Setup of willow:
==> flow/design.v <==
module shifter(in, shift, out);
  input [15:0] in;
  input [1:0] shift;
  output reg [15:0] out;
  always @(*) begin
    case(shift)
      2'b00: out = in;   
      2'b01: out = in << 1;   
      2'b10: out = in >> 1;   
      2'b11: out = {in[15], in[15:1]};   
      default: out = {16{1'bx}};    
    endcase
  end
endmodule
module ALU(ain, bin, alu_op, out, status);
  input [15:0] ain, bin;
  input [1:0] alu_op;
  output [15:0] out;
  output [2:0] status;
  ALU_result result(ain, bin, alu_op, out);  
  ALU_status result_status(ain, bin, out, status);  
endmodule
module ALU_result(ain, bin, alu_op, out);
  input [15:0] ain, bin;
  input [1:0] alu_op;
  output reg [15:0] out;
  always @(*) begin
    case(alu_op)
      2'b00: out = ain + bin;   
      2'b01: out = ain - bin;   
      2'b10: out = ain & bin;   
      2'b11: out = ~bin;        
      default: out = {16{1'bx}};   
    endcase
  end
endmodule
module ALU_status(ain, bin, alu_result, status);
  input [15:0] ain, bin, alu_result;
  output [2:0] status;
  assign status = {ain[15] & bin[15] & ~alu_result[15],   
                   alu_result[15],         
                   alu_result == 16'b0};   
endmodule
module Load_enabled_register(clk, load, in, out);
  parameter width = 16;  
  input clk, load;
  input [width-1:0] in;
  output [width-1:0] out; 
  reg [width-1:0] out;  
  wire[width-1:0] next_out = load ? in : out;
  always @(posedge clk) begin
    out <= next_out;   
  end
endmodule
module Decoder(in, out);
  parameter in_width = 3;
  parameter out_width = 8;
  input [in_width-1:0] in;
  output [out_width-1:0] out;
  wire [out_width-1:0] out = 1 << in; 
endmodule
module MUX_2in_binary(in1, in0, select, out);
  parameter width = 16;   
  input [width-1:0] in1, in0;
  input select;
  output reg [width-1:0] out;
  always @(*) begin
    case(select)
      1'b0: out = in0;
      1'b1: out = in1;
      default: out = {width{1'bx}};   
    endcase
  end
endmodule
module MUX_4in_binary(in3, in2, in1, in0, select, out);
  parameter width = 16;   
  input [width-1:0] in3, in2, in1, in0;
  input [1:0] select;
  output reg [width-1:0] out;
  always @(*) begin
    case(select)
      2'b00: out = in0;
      2'b01: out = in1;
      2'b10: out = in2;
      2'b11: out = in3;
      default: out = {width{1'bx}};   
    endcase
  end
endmodule
module MUX_8in(in7, in6, in5, in4, in3, in2, in1, in0, select, out);
  parameter width = 16;  
  input [width-1:0] in7, in6, in5, in4, in3, in2, in1, in0;
  input [7:0] select;
  output reg [width-1:0] out;
  always @(*) begin
    case(select)
      8'b00000001: out = in0;
      8'b00000010: out = in1;
      8'b00000100: out = in2;
      8'b00001000: out = in3;
      8'b00010000: out = in4;
      8'b00100000: out = in5;
      8'b01000000: out = in6;
      8'b10000000: out = in7;
      default: out = {width{1'bx}};  
    endcase
  end
endmodule
module Register_file(clk, data_in, write, writenum, readnum, data_out);
  input clk, write;   
  input [2:0] writenum, readnum;   
  input [15:0] data_in;  
  output [15:0] data_out;  
  wire [7:0] decoded_writenum;
  Decoder #(3, 8) decoder_write(writenum, decoded_writenum);
  wire [15:0] R0, R1, R2, R3, R4, R5, R6, R7; 
  Load_enabled_register #(16) R0_reg(clk, write & decoded_writenum[0], data_in, R0);
  Load_enabled_register #(16) R1_reg(clk, write & decoded_writenum[1], data_in, R1);
  Load_enabled_register #(16) R2_reg(clk, write & decoded_writenum[2], data_in, R2);
  Load_enabled_register #(16) R3_reg(clk, write & decoded_writenum[3], data_in, R3);
  Load_enabled_register #(16) R4_reg(clk, write & decoded_writenum[4], data_in, R4);
  Load_enabled_register #(16) R5_reg(clk, write & decoded_writenum[5], data_in, R5);
  Load_enabled_register #(16) R6_reg(clk, write & decoded_writenum[6], data_in, R6);
  Load_enabled_register #(16) R7_reg(clk, write & decoded_writenum[7], data_in, R7);
  wire [7:0] decoded_readnum;
  Decoder #(3, 8) decoder_read(readnum, decoded_readnum);
  MUX_8in #(16) output_multiplexer(R7, R6, R5, R4, R3, R2, R1, R0, decoded_readnum, data_out);
endmodule
module datapath(clk,  
                readnum, vsel, loada, loadb,   
                shift, asel, bsel, ALUop, loadc, loads, sximm5,  
                writenum, write, sximm8, mdata, PC,  
                status, datapath_out  
              );
   input clk, write, asel, bsel, loada, loadb, loadc, loads;
   input [2:0] readnum, writenum;
   input [1:0] ALUop, shift, vsel;
   input [15:0] mdata, sximm8, sximm5;
   input [7:0] PC;
   output [2:0] status;
   output [15:0] datapath_out;  
   wire [15:0] reg_data_in;   
   wire [15:0] reg_data_out;
   Register_file REGFILE(clk, reg_data_in, write, writenum, readnum, reg_data_out);
   wire [15:0] pipeline_reg_A_out, pipeline_reg_B_out;
   Load_enabled_register #(16) pipeline_reg_A(clk, loada, reg_data_out, pipeline_reg_A_out);
   Load_enabled_register #(16) pipeline_reg_B(clk, loadb, reg_data_out, pipeline_reg_B_out);
   wire [15:0] pipeline_reg_B_out_shifted;
   shifter shift_reg_B(pipeline_reg_B_out, shift, pipeline_reg_B_out_shifted);
   wire [15:0] source_operand_A_out, source_operand_B_out;
   MUX_2in_binary source_operand_A(16'b0, pipeline_reg_A_out, asel, source_operand_A_out);
   MUX_2in_binary source_operand_B(sximm5, pipeline_reg_B_out_shifted, bsel, source_operand_B_out);
   wire [15:0] alu_out;
   wire[2:0] alu_status;
   ALU alu_block(source_operand_A_out, source_operand_B_out, ALUop, alu_out, alu_status);
   Load_enabled_register #(3) status_register(clk, loads, alu_status, status);
   Load_enabled_register #(16) pipeline_reg_C(clk, loadc, alu_out, datapath_out);
   MUX_4in_binary writeback_mux(mdata, sximm8, {8'b0, PC}, datapath_out, vsel, reg_data_in);
endmodule
module vDFF(clk,D,Q);
  parameter n=1;
  input clk;
  input [n-1:0] D;
  output [n-1:0] Q;
  reg [n-1:0] Q;
  always @(posedge clk)
    Q <= D;
endmodule
module cpu(clk,reset,s,load,in,out,N,V,Z,w);
  input clk, reset, s, load;
  input [15:0] in;
  output [15:0] out;
  output N, V, Z, w;
  wire [15:0] inst_reg_out;
  Load_enabled_register #(16) instruction_register(clk, load, in, inst_reg_out);
  wire [2:0] nsel, opcode, readnum, writenum;
  wire [1:0] op, ALUop, shift;
  wire [15:0] sximm5, sximm8;
  Inst_dec instruction_decoder(inst_reg_out, nsel, opcode, op, ALUop, sximm5, sximm8, shift, readnum, writenum);
  wire [1:0] vsel;
  wire loada, loadb, asel, bsel, loadc, loads, write; 
  Controller datapath_controller(clk, s, reset, opcode, op, w, loada, loadb, loadc, loads, asel, bsel, vsel, nsel, write);
  datapath DP(.clk(clk),  
                .readnum(readnum), .vsel(vsel), .loada(loada), .loadb(loadb),   
                .shift(shift), .asel(asel), .bsel(bsel), .ALUop(ALUop), .loadc(loadc), .loads(loads), .sximm5(sximm5),  
                .writenum(writenum), .write(write), .sximm8(sximm8), .mdata(16'b0), .PC(8'b0),  
                .status({V, N, Z}), .datapath_out(out)  
              );
endmodule
module Inst_dec(inst_reg, nsel, opcode, op, ALUop, sximm5, sximm8, shift, readnum, writenum);
  input [15:0] inst_reg;
  input [2:0] nsel;
  output [2:0] opcode, readnum, writenum;
  output [1:0] op, ALUop, shift;
  output [15:0] sximm5, sximm8;
  assign opcode = inst_reg[15:13];
  assign op = inst_reg[12:11];
  assign ALUop = op;  
  assign sximm5 = { {11{inst_reg[4]}}, inst_reg[4:0] };   
  assign sximm8 = { {8{inst_reg[7]}}, inst_reg[7:0] };    
  assign shift = inst_reg[4:3];
  assign readnum = (nsel == 3'b001) ? inst_reg[10:8]   
                 : (nsel == 3'b010) ? inst_reg[7:5]    
                 : (nsel == 3'b100) ? inst_reg[2:0]    
                 : 3'bxxx;
  assign writenum = readnum;
endmodule
module Controller(clk, s, reset, opcode, op, w, loada, loadb, loadc, loads, asel, bsel, vsel, nsel, write);
  input clk, s, reset;
  input [2:0] opcode;
  input [1:0] op;
  output w, loada, loadb, loadc, loads, asel, bsel, write;
  output [2:0] nsel;
  output [1:0] vsel;
  wire [2:0] present_state, next_state;
  wire [2:0] next_state_reset = reset ? 3'b000 : next_state;
  reg [15:0] next;
  vDFF #(3) clk_state(clk, next_state_reset, present_state);
  always @(*) begin
    casex({s, opcode, op, present_state})
      {6'b0xxxxx, 3'b000}: next = {3'b000, 13'b1000000000000};   
      {6'b1xxxxx, 3'b000}: next = {3'b001, 13'b1000000000000};  
      {6'bx11010, 3'b001}: next = {3'b101, 13'b0};  
      {6'bx10101, 3'b001}, {6'bx101x0, 3'b001}: next = {3'b010, 13'b0};  
      {6'bx11000, 3'b001}, {6'bx10111, 3'b001}: next = {3'b011, 13'b0};  
      {6'bxxxxxx, 3'b010}: next = {3'b011, 13'b0100000000010};  
      {6'bxxxxxx, 3'b011}: next = {3'b100, 13'b0010000001000};  
      {6'bx11000, 3'b100}: next = {3'b101, 13'b0001010000000};  
      {6'bx10111, 3'b100}, {6'bx101x0, 3'b100}: next = {3'b101, 13'b0001000000000};  
      {6'bx10101, 3'b100}: next = {3'b000, 13'b0000100000000};  
      {6'bx11010, 3'b101}: next = {3'b000, 13'b0000000100011};  
      {6'bxxxxxx, 3'b101}: next = {3'b000, 13'b0000000000101};  
      default: next = {16{1'bx}};
   endcase
  end
  assign {next_state, w, loada, loadb, loadc, loads, asel, bsel, vsel, nsel, write} = next;
endmodule
clock: 5.42 ns
lec_check: 0
abc_area: 0
cap_margin: 20
core_margin: 2
core_utilization: 68
cts_cluster_size: 66
gpl_timing_driven: 1
min_routing_layer: met1
place_density_lb_addon: 0.07
setup_slack_margin: 0.72
slew_margin: 20
run.sh (not shown) runs the stock make flow with config.mk's settings and CLKGATE_MAP_FILE=.
The final layout from willow, which completed every stage, passed the timing, design-rule and antenna checks at the end of the flow.
Changes in nickel relative to willow:
--- a/flow/config.mk
+++ b/flow/config.mk
@@ -11 +11 @@
-export CORE_UTILIZATION = 68
+export CORE_UTILIZATION = 27
@@ -13,2 +13,2 @@
-export GPL_TIMING_DRIVEN = 1
-export MIN_ROUTING_LAYER = met1
+export GPL_TIMING_DRIVEN = 0
+export MIN_ROUTING_LAYER = met2
==> flow/constraint.sdc <==
create_clock -name core_clock -period 9.03 [get_ports {clk}]
set_input_delay 1.8060 -clock core_clock [delete_from_list [all_inputs] [get_ports {clk}]]
set_output_delay 1.8060 -clock core_clock [all_outputs]
set_load 0.01 [all_outputs]
==> comparison <==
willow -> nickel: number of primary I/O pins delta 0, exact match
Final-layout non-clock buffer area share: nickel > willow
Compared with willow, nickel shows total power draw lower by 40%.
A worst setup path endpoint of DP.REGFILE.R2_reg.out[10]$_DFFE_PP_ is what nickel shows, while DP.status_register.out[0]$_DFFE_PP_ belongs to willow.
Of the two values seen for highest layer used for signal routing, met4 was produced by willow and met5 by nickel.
Going from willow to nickel, clock buffer count in the final layout now sits higher, final design instance area without fill now sits higher, total internal power now sits lower, combinational power now sits lower, non-clock buffer count now sits higher.
Here is what was changed in the inputs of juniper compared with nickel.
--- a/flow/config.mk
+++ b/flow/config.mk
@@ -8 +8 @@
-export ABC_AREA = 0
+export ABC_AREA = 1
@@ -11,6 +11 @@
-export CORE_UTILIZATION = 27
-export CTS_CLUSTER_SIZE = 66
-export GPL_TIMING_DRIVEN = 0
-export MIN_ROUTING_LAYER = met2
-export PLACE_DENSITY_LB_ADDON = 0.07
-export SETUP_SLACK_MARGIN = 0.72
+export CORE_UTILIZATION = 72
==> flow/constraint.sdc <==
create_clock -name core_clock -period 7.32 [get_ports {clk}]
set_input_delay 1.4640 -clock core_clock [delete_from_list [all_inputs] [get_ports {clk}]]
set_output_delay 1.4640 -clock core_clock [all_outputs]
set_load 0.01 [all_outputs]
## What came out
On juniper: power per cell area is 28% higher than what nickel gave.
Die area: juniper < nickel
The effective utilization at floorplan in juniper sits 46 points above the value recorded for nickel.
Utilization of the core after routing for juniper: 50 points up relative to nickel
nickel vs juniper, worst-path cell with the longest stage delay: sky130_fd_sc_hd__nor3_2 vs sky130_fd_sc_hd__nand4_1
Summary of juniper over nickel: via count now smaller; share of cell area taken by muxes after synthesis now smaller.
Changes in ember relative to juniper:
--- a/flow/config.mk
+++ b/flow/config.mk
@@ -11 +11,3 @@
-export CORE_UTILIZATION = 72
+export CORE_UTILIZATION = 68
+export CTS_CLUSTER_SIZE = 100
+export SETUP_SLACK_MARGIN = 0.95
==> flow/constraint.sdc <==
create_clock -name core_clock -period 3.24 [get_ports {clk}]
set_input_delay 0.6480 -clock core_clock [delete_from_list [all_inputs] [get_ports {clk}]]
set_output_delay 0.6480 -clock core_clock [all_outputs]
set_load 0.01 [all_outputs]
## What came out
As the logs show, ember stopped at global routing after a tool error, so it never reached the end of the flow.
ember against juniper: die outline width higher; number of core rows picked up an extra 1; chip area estimate from yosys synthesis closely matched the old numbers; cell resize tally after clock tree synthesis now larger.
As far as cell total in the yosys stat output goes, juniper and ember are indistinguishable; the numbers are identical.
The lower initial core utilization of juniper and ember is in ember.
In ember the core outline area turned out 5.5% higher than in juniper.
When ember is set beside juniper, its final weighted congestion in routability-driven placement turns out to be about 1.5% smaller.
On worst setup timing slack at the placement stage: ember sits below juniper.
ember -> juniper: synthesized netlist net count delta 0, exact match
Relative to juniper, die size has increased by about 6% in ember.
> inputs changed (ember -> onyx)
--- a/flow/config.mk
+++ b/flow/config.mk
@@ -11,3 +11,3 @@
-export CORE_UTILIZATION = 68
-export CTS_CLUSTER_SIZE = 100
-export SETUP_SLACK_MARGIN = 0.95
+export CORE_UTILIZATION = 72
+export CTS_CLUSTER_DIAMETER = 400
+export CTS_CLUSTER_SIZE = 98
==> flow/constraint.sdc <==
create_clock -name core_clock -period 3.34 [get_ports {clk}]
set_input_delay 0.6680 -clock core_clock [delete_from_list [all_inputs] [get_ports {clk}]]
set_output_delay 0.6680 -clock core_clock [all_outputs]
set_load 0.01 [all_outputs]
Results
Synthesized cell count essentially unchanged between ember and onyx. Between ember and onyx, the quantity of gates resized following cts is lower for onyx. Diff ember..onyx | quantity of I/O buffers inserted on ports | unchanged. Row count (lower): onyx. Clock tree buffer depth: onyx vs ember identical. Placed instance area of onyx falls short of that of ember by a few percent. Between ember and onyx, cell count after placement decreased. Die footprint: onyx better than ember. The core area of onyx falls short of that of ember by 5.2%. Synthesized area essentially unchanged between onyx and ember. Every stage of onyx finished as expected; the final checks, on the other hand, flagged setup timing, which means the layout fails.
Power figures rest on the tool's default switching activity, not on a simulated workload.
